==> v20 <==
Design color_match, start of the top module:
module color_match (
    input  wire       clk,
    input  wire       rst_n,
    input  wire [7:0] get_r,
    input  wire [7:0] get_g,
    input  wire [7:0] get_b,
    input  wire [7:0] set_r,
    input  wire [7:0] set_g,
    input  wire [7:0] set_b,
    input  wire [2:0] threshold_level,
    output wire [8:0] get_h,
    output wire [7:0] get_s,
    output wire [7:0] get_v,
    output wire [8:0] set_h,
    output wire [7:0] set_s,
    output wire [7:0] set_v,
    output wire [1:0] similar_flag
);
    rgb_hsv rgb_hsv_get_inst (
        .clk   (clk),
        .rst   (rst_n),
        .rgb_r (get_r),
        .rgb_g (get_g),
        .rgb_b (get_b),
        .hsv_h (get_h),
        .hsv_s (get_s),
        .hsv_v (get_v)
    );
    rgb_hsv rgb_hsv_set_inst (
        .clk   (clk),
        .rst   (rst_n),
        .rgb_r (set_r),
        .rgb_g (set_g),
        .rgb_b (set_b),
        .hsv_h (set_h),
        .hsv_s (set_s),
        .hsv_v (set_v)
    );
    HSVComparator HSVComparator_inst (
        .clk             (clk),
        .hsv_get_h       (get_h),
        .hsv_get_s       ({1'b0, get_s}),
        .hsv_get_v       ({1'b0, get_v}),
        .hsv_set_h       (set_h),
        .hsv_set_s       ({1'b0, set_s}),
        .hsv_set_v       ({1'b0, set_v}),
  ...
make LEC_CHECK=0 CAP_MARGIN=20 CELL_PAD_IN_SITES_GLOBAL_PLACEMENT=1 CORE_MARGIN=3 CORE_UTILIZATION=40 CTS_CLUSTER_SIZE=45 MAX_ROUTING_LAYER=met4 SLEW_MARGIN=20 finish   # period 28.0 ns
run.sh (not shown) runs the stock make flow with config.mk's settings and CLKGATE_MAP_FILE=.
==> v25: changes against v20 <==
==> flow/config.mk (replaced) <==
export PLATFORM = sky130hd
export DESIGN_NAME = color_match
export DESIGN_NICKNAME = color_match
export VERILOG_FILES = /design/flow/design.v
export SDC_FILE = /design/flow/constraint.sdc
export NUM_CORES = 4
export LEC_CHECK = 0
export CAP_MARGIN = 20
export CORE_ASPECT_RATIO = 1.22
export CORE_MARGIN = 2
export CORE_UTILIZATION = 40
export PLACE_DENSITY = 0.6
export SETUP_SLACK_MARGIN = -2.0
export SLEW_MARGIN = 20
export TNS_END_PERCENT = 60
==> v5: changes against v20 <==
==> flow/config.mk (replaced) <==
export PLATFORM = sky130hd
export DESIGN_NAME = color_match
export DESIGN_NICKNAME = color_match
export VERILOG_FILES = /design/flow/design.v
export SDC_FILE = /design/flow/constraint.sdc
export NUM_CORES = 4
export LEC_CHECK = 0
export CAP_MARGIN = 20
export CORE_MARGIN = 2
export CORE_UTILIZATION = 45
export PLACE_DENSITY = 0.6
export SLEW_MARGIN = 20
==> flow/constraint.sdc (replaced) <==
create_clock -name core_clock -period 17.2 [get_ports {clk}]
set_input_delay 3.4400 -clock core_clock [delete_from_list [all_inputs] [get_ports {clk}]]
set_output_delay 3.4400 -clock core_clock [all_outputs]
set_load 0.01 [all_outputs]
==> notes.org <==
* Implementation run

** Routing
- Via count of the routed design :: 32550

** Die
- Die span in x :: 265.0 microns

** Finish
- Counting plain and timing-repair buffers in the layout gives 325.
- Of the total standard cell area in the layout, the sequential portion is 0.1117.

** STA
- Worst max-slew margin expressed relative to the limit :: 0.3594
- In the post-route analysis, the smallest setup slack over all paths is -0.03750 ns.
- The smallest clock period supported by the final layout is computed as between 20 and 30 ns.
- Total of endpoints with negative setup slack in the final report :: 1

** Status
- Outcome :: failed layout checks
- Layout violations :: negative setup slack

** Power and ir drop
That was v25.
==> notes.org <==
* Implementation run

** Finish
- Non-clock buffer instance count of the final layout :: ~1700
- Sequential share of cell area :: 0.08350

** Status
- The layout checks failed on negative setup slack.
- Outcome :: failed layout checks

** STA
- Worst setup slack after layout :: -8.980 ns
- The worst pin sits at a relative slew slack of 0.3626.
- Endpoints with negative setup slack in the final report add up to 27.
- Minimum clock period after layout :: 26.18 ns

** Die
- The die is about 280 microns wide.

** Routing
- Per the detail_route report, the via count comes to 38440.
That was v5.
==> notes.org <==
* Implementation run

** Finish
- Non-clock buffer instance count of the final layout :: about 440
- Sequential cell area :: roughly 4200 sq um

** Die
- Die span in x :: roughly 290 microns

** STA
- The worst pin sits at a relative slew slack of 0.3356.
- The end-of-flow timing check tallies setup violations at 0.
- The routed design could run at a clock period as short as between 20 and 30 ns.

** Status
- The flow ran to the end and the layout has no timing, DRC or antenna violations.

** Routing
- Via count of the routed design :: around 33000

** Power and ir drop
That was v20.

========
==> trial 1 <==
==> flow/design.v <==
module  rgb_hsv(
	input                         clk,
	input                         rst,	
	input	     [7:0]            rgb_r,
	input	     [7:0]            rgb_g,
	input	     [7:0]            rgb_b,	
	output reg [8:0] 			  hsv_h, 
	output reg [7:0] 			  hsv_s, 
	output reg [7:0] 			  hsv_v  
);
reg [7:0] top; 
reg [13:0] top_60; 
reg [2:0] rgb_se;
reg [2:0] rgb_se_n; 
reg [7:0] max; 
reg [7:0] min; 
reg [7:0] max_min; 
reg [7:0] hsv_s_m;
reg [7:0] max_n;
reg [7:0] division; 
wire r_g, r_b, g_b;
assign r_g = (rgb_r > rgb_g)? 1'b1:1'b0; 
assign r_b = (rgb_r > rgb_b)? 1'b1:1'b0; 
assign g_b = (rgb_g > rgb_b)? 1'b1:1'b0; 
always @ (posedge clk or negedge rst)
begin
	if (!rst)
	begin
		max <= 8'd0;
		min <= 8'd0;
		top <= 8'd0;
		rgb_se <= 3'b010;
	end
	else 
	begin
	case ({r_g,r_b,g_b})
	3'b000:
			begin 
			max <= rgb_b;
			min <= rgb_r;
			top <= rgb_g - rgb_r; 
			rgb_se <= 3'b000;
			end
	3'b001:
			begin 
			max <= rgb_g;
			min <= rgb_r;
			top <= rgb_b - rgb_r; 
			rgb_se <= 3'b001;
			end
	3'b011:
			begin 
			max <= rgb_g;
			min <= rgb_b;
			top <= rgb_r - rgb_b; 
			rgb_se <= 3'b011;
			end
	3'b100:
			begin 
			max <= rgb_b;
			min <= rgb_g;
			top <= rgb_r - rgb_g; 
			rgb_se <= 3'b100;
			end
	3'b110:
			begin 
			max <= rgb_r;
			min <= rgb_g;
			top <= rgb_b - rgb_g; 
			rgb_se <= 3'b110;
			end
	3'b111:
			begin 
			max <= rgb_r;
			min <= rgb_b;
			top <= rgb_g - rgb_b; 
			rgb_se <= 3'b111;
			end
	default
			begin
			max <= 8'd0;
			min <= 8'd0;
			top <= 8'd0;
			rgb_se <= 3'b010;
			end
	endcase
end
end
always @ (posedge clk or negedge rst)
begin
	if (!rst)
		begin
		top_60 <= 14'd0;
		rgb_se_n <= 3'b010;
		max_min <= 8'd0;
		max_n <= 8'd0;
		end
	else
		begin
		top_60 <= {top,6'b000000} - {top,2'b00}; 
		rgb_se_n <= rgb_se;
		max_min <= max - min;
		max_n <= max;
		end
end
always @ (*)
begin
	division = (max_min > 8'd0) ? top_60 / max_min : 8'd240; 
end
always @ (posedge clk or negedge rst)
begin
	if (!rst)
		hsv_h <= 9'd0;
	else 
	begin
	case (rgb_se_n)
	3'b000:
			hsv_h <= 9'd240 - division; 
	3'b001:
			hsv_h <= 9'd120 + division; 
	3'b011:
			hsv_h <= 9'd120 - division; 
	3'b100:
			hsv_h <= 9'd240 + division; 
	3'b110:
			hsv_h <= 9'd360 - division; 
	3'b111:
			hsv_h <= division; 
	default
			hsv_h <= 9'd0;
	endcase
end
end
always @ (*)
begin
	hsv_s_m = (max_n > 8'd0)? ((max_min == max_n) ? 8'd255 : {max_min[7:0],8'b00000000} / max_n) : 8'd0;
end
always@(posedge clk or negedge rst)
begin
	if (!rst)
      hsv_s <= 8'd0;
	else
	hsv_s <= hsv_s_m;
end
always@(posedge clk or negedge rst)
begin
  if (!rst)
  hsv_v <= 8'd0;
  else
  hsv_v <= max_n;
 end
endmodule
module HSVComparator (
    input   clk,
    input wire [8:0] hsv_get_h, hsv_get_s, hsv_get_v,
    input wire [8:0] hsv_set_h, hsv_set_s, hsv_set_v,
    input wire [2:0] threshold_level,
    output reg [1:0] similar_flag  
);
parameter THRESHOLD1_H = 60, THRESHOLD1_S = 32, THRESHOLD1_V = 32;   
parameter THRESHOLD2_H = 15, THRESHOLD2_S = 8,  THRESHOLD2_V = 8;  
parameter THRESHOLD3_H = 10, THRESHOLD3_S = 5,  THRESHOLD3_V = 5;  
parameter THRESHOLD4_H = 5,  THRESHOLD4_S = 3,  THRESHOLD4_V = 3;   
reg [8:0] h_diff, s_diff, v_diff;
function [8:0] abs_diff;
    input [8:0] a, b;
    if (a > b) begin
        abs_diff = a - b;
    end else begin
        abs_diff = b - a;
    end
endfunction
always @(posedge clk) begin
    similar_flag <= 2'b0;  
    h_diff = abs_diff(hsv_get_h, hsv_set_h);
    s_diff = abs_diff(hsv_get_s, hsv_set_s);
    v_diff = abs_diff(hsv_get_v, hsv_set_v);
    if (h_diff > 180) begin
        h_diff = 360 - h_diff;
    end
    if ({hsv_set_h,hsv_set_s,hsv_set_v} == 24'b0)begin
        similar_flag <= 2'b10;
    end
    else begin
    case(threshold_level)
        3'b000: begin  
            if (h_diff <= THRESHOLD1_H && s_diff <= THRESHOLD1_S && v_diff <= THRESHOLD1_V) begin
                similar_flag <= 2'b01;  
            end
        end
        3'b001: begin  
            if (h_diff <= THRESHOLD2_H && s_diff <= THRESHOLD2_S && v_diff <= THRESHOLD2_V) begin
                similar_flag <= 2'b01;  
            end
        end
        3'b010: begin  
            if (h_diff <= THRESHOLD3_H && s_diff <= THRESHOLD3_S && v_diff <= THRESHOLD3_V) begin
                similar_flag <= 2'b01;  
            end
        end
        3'b111: begin  
            if (h_diff <= THRESHOLD4_H && s_diff <= THRESHOLD4_S && v_diff <= THRESHOLD4_V) begin
                similar_flag <= 2'b01;  
            end
        end
        default: ;  
    endcase 
    end
end
endmodule
module color_match (
    input  wire       clk,
    input  wire       rst_n,
    input  wire [7:0] get_r,
    input  wire [7:0] get_g,
    input  wire [7:0] get_b,
    input  wire [7:0] set_r,
    input  wire [7:0] set_g,
    input  wire [7:0] set_b,
    input  wire [2:0] threshold_level,
    output wire [8:0] get_h,
    output wire [7:0] get_s,
    output wire [7:0] get_v,
    output wire [8:0] set_h,
    output wire [7:0] set_s,
    output wire [7:0] set_v,
    output wire [1:0] similar_flag
);
    rgb_hsv rgb_hsv_get_inst (
        .clk   (clk),
        .rst   (rst_n),
        .rgb_r (get_r),
        .rgb_g (get_g),
        .rgb_b (get_b),
        .hsv_h (get_h),
        .hsv_s (get_s),
        .hsv_v (get_v)
    );
    rgb_hsv rgb_hsv_set_inst (
        .clk   (clk),
        .rst   (rst_n),
        .rgb_r (set_r),
        .rgb_g (set_g),
        .rgb_b (set_b),
        .hsv_h (set_h),
        .hsv_s (set_s),
        .hsv_v (set_v)
    );
    HSVComparator HSVComparator_inst (
        .clk             (clk),
        .hsv_get_h       (get_h),
        .hsv_get_s       ({1'b0, get_s}),
        .hsv_get_v       ({1'b0, get_v}),
        .hsv_set_h       (set_h),
        .hsv_set_s       ({1'b0, set_s}),
        .hsv_set_v       ({1'b0, set_v}),
        .threshold_level (threshold_level),
        .similar_flag    (similar_flag)
    );
endmodule
==> flow/run.sh <==
#!/bin/bash
# the make line also repeats each setting of config.mk as NAME=value (left out here)
make -C /OpenROAD-flow-scripts/flow DESIGN_CONFIG=/design/flow/config.mk WORK_HOME=/design/flow/orfs CLKGATE_MAP_FILE= finish
==> flow/config.mk <==
export PLATFORM = sky130hd
export DESIGN_NAME = color_match
export DESIGN_NICKNAME = color_match
export VERILOG_FILES = /design/flow/design.v
export SDC_FILE = /design/flow/constraint.sdc
export NUM_CORES = 4
export LEC_CHECK = 0
export ABC_AREA = 1
export CAP_MARGIN = 5
export CORE_MARGIN = 2
export CORE_UTILIZATION = 71
export CTS_CLUSTER_DIAMETER = 393
export CTS_CLUSTER_SIZE = 33
export HOLD_SLACK_MARGIN = -0.1
export SLEW_MARGIN = 20
==> flow/constraint.sdc <==
create_clock -name core_clock -period 18.3 [get_ports {clk}]
set_input_delay 3.6600 -clock core_clock [delete_from_list [all_inputs] [get_ports {clk}]]
set_output_delay 3.6600 -clock core_clock [all_outputs]
set_load 0.01 [all_outputs]
==> inputs of build 33, as changes to trial 1 <==
Settings changed: CAP_MARGIN 5 to 20, CORE_UTILIZATION 71 to 72, CTS_CLUSTER_DIAMETER 393 to 340, CTS_CLUSTER_SIZE 33 to 37, PLACE_DENSITY set to 0.66.
==> flow/constraint.sdc (replaced) <==
create_clock -name core_clock -period 22.7 [get_ports {clk}]
set_input_delay 4.5400 -clock core_clock [delete_from_list [all_inputs] [get_ports {clk}]]
set_output_delay 4.5400 -clock core_clock [all_outputs]
set_load 0.01 [all_outputs]
==> inputs of build 13, as changes to trial 1 <==
Settings changed: ABC_AREA 1 to not set, CAP_MARGIN 5 to 20, CORE_UTILIZATION 71 to 65, CTS_CLUSTER_DIAMETER 393 to not set, CTS_CLUSTER_SIZE 33 to not set, HOLD_SLACK_MARGIN -0.1 to not set, MAX_ROUTING_LAYER set to met4, SETUP_SLACK_MARGIN set to 4.39.
==> flow/constraint.sdc (replaced) <==
create_clock -name core_clock -period 29.6 [get_ports {clk}]
set_input_delay 5.9200 -clock core_clock [delete_from_list [all_inputs] [get_ports {clk}]]
set_output_delay 5.9200 -clock core_clock [all_outputs]
set_load 0.01 [all_outputs]
==> inputs of build 72, as changes to trial 1 <==
Settings changed: CAP_MARGIN 5 to 20, CORE_UTILIZATION 71 to 48, CTS_CLUSTER_DIAMETER 393 to 96, CTS_CLUSTER_SIZE 33 to 100, HOLD_SLACK_MARGIN -0.1 to not set, PLACE_DENSITY set to 0.92, TNS_END_PERCENT set to 35.
==> flow/constraint.sdc (replaced) <==
create_clock -name core_clock -period 28.0 [get_ports {clk}]
set_input_delay 5.6000 -clock core_clock [delete_from_list [all_inputs] [get_ports {clk}]]
set_output_delay 5.6000 -clock core_clock [all_outputs]
set_load 0.01 [all_outputs]
==> notes <==
- Build 72 produced a clean layout. Trial 1 did not get past clock tree synthesis with DPL-0038. Build 13 ran to the end with no violations. Build 33 never finished: it broke off in global routing, error ODB-0269.
- Against build 13, the clock skew of build 72 is higher by 0.59 ps.
- First-iteration DRC count: build 72 is smaller than build 13 (36%).
- Between build 72 and build 13, the lower register-to-register slack is in build 13 (gap 340 ps).
- Between build 72 and build 13, the lower synthesized area is in build 72 (gap 0.72%, measured against build 13).
- Clock-buffer cell count: build 13 is higher than build 72 (2).
- In build 72 the worst hold slack is better than in build 13, by 4.6 ps.
==> figures <==
| metric | build 72 | trial 1 | build 13 | build 33 |
|---|---|---|---|---|
| Outcome | complete, no violations | did not finish | complete, no violations | did not finish |
| Stage where the flow stopped | - | clock tree synthesis | - | global routing |
| Final routed DRC violation total | 0 | - | 0 | - |
| Final min period | 25,970 ps | - | 27,910 ps | - |
| Clock Skews | 13.05 ps | - | 12.46 ps | - |
| Syn avg cell area | 6.515 sq um | 6.515 sq um | 7.696 sq um | 6.515 sq um |
| Critical path depth in cells | 170 | - | 139 | - |
| Clock Root Buffer | sky130_fd_sc_hd__clkbuf_16 | - | sky130_fd_sc_hd__clkbuf_16 | sky130_fd_sc_hd__clkbuf_16 |
| Mi-comb count | 4,027 | - | 3,710 | - |
| Reg2Reg Launch Point | rgb_hsv_get_inst.max_min[0] | - | rgb_hsv_get_inst.max_min[6] | - |
| Final total negative setup slack | 0 ps | - | 0 ps | - |
| Type of the worst setup path | flop to flop | - | flop to flop | - |
| Skew-Pair Late Insertion Delay | 460 ps | - | 460 ps | - |
Power and IR-drop figures of this design are not reliable: the tool's default activity estimate is inflated in some of its runs.
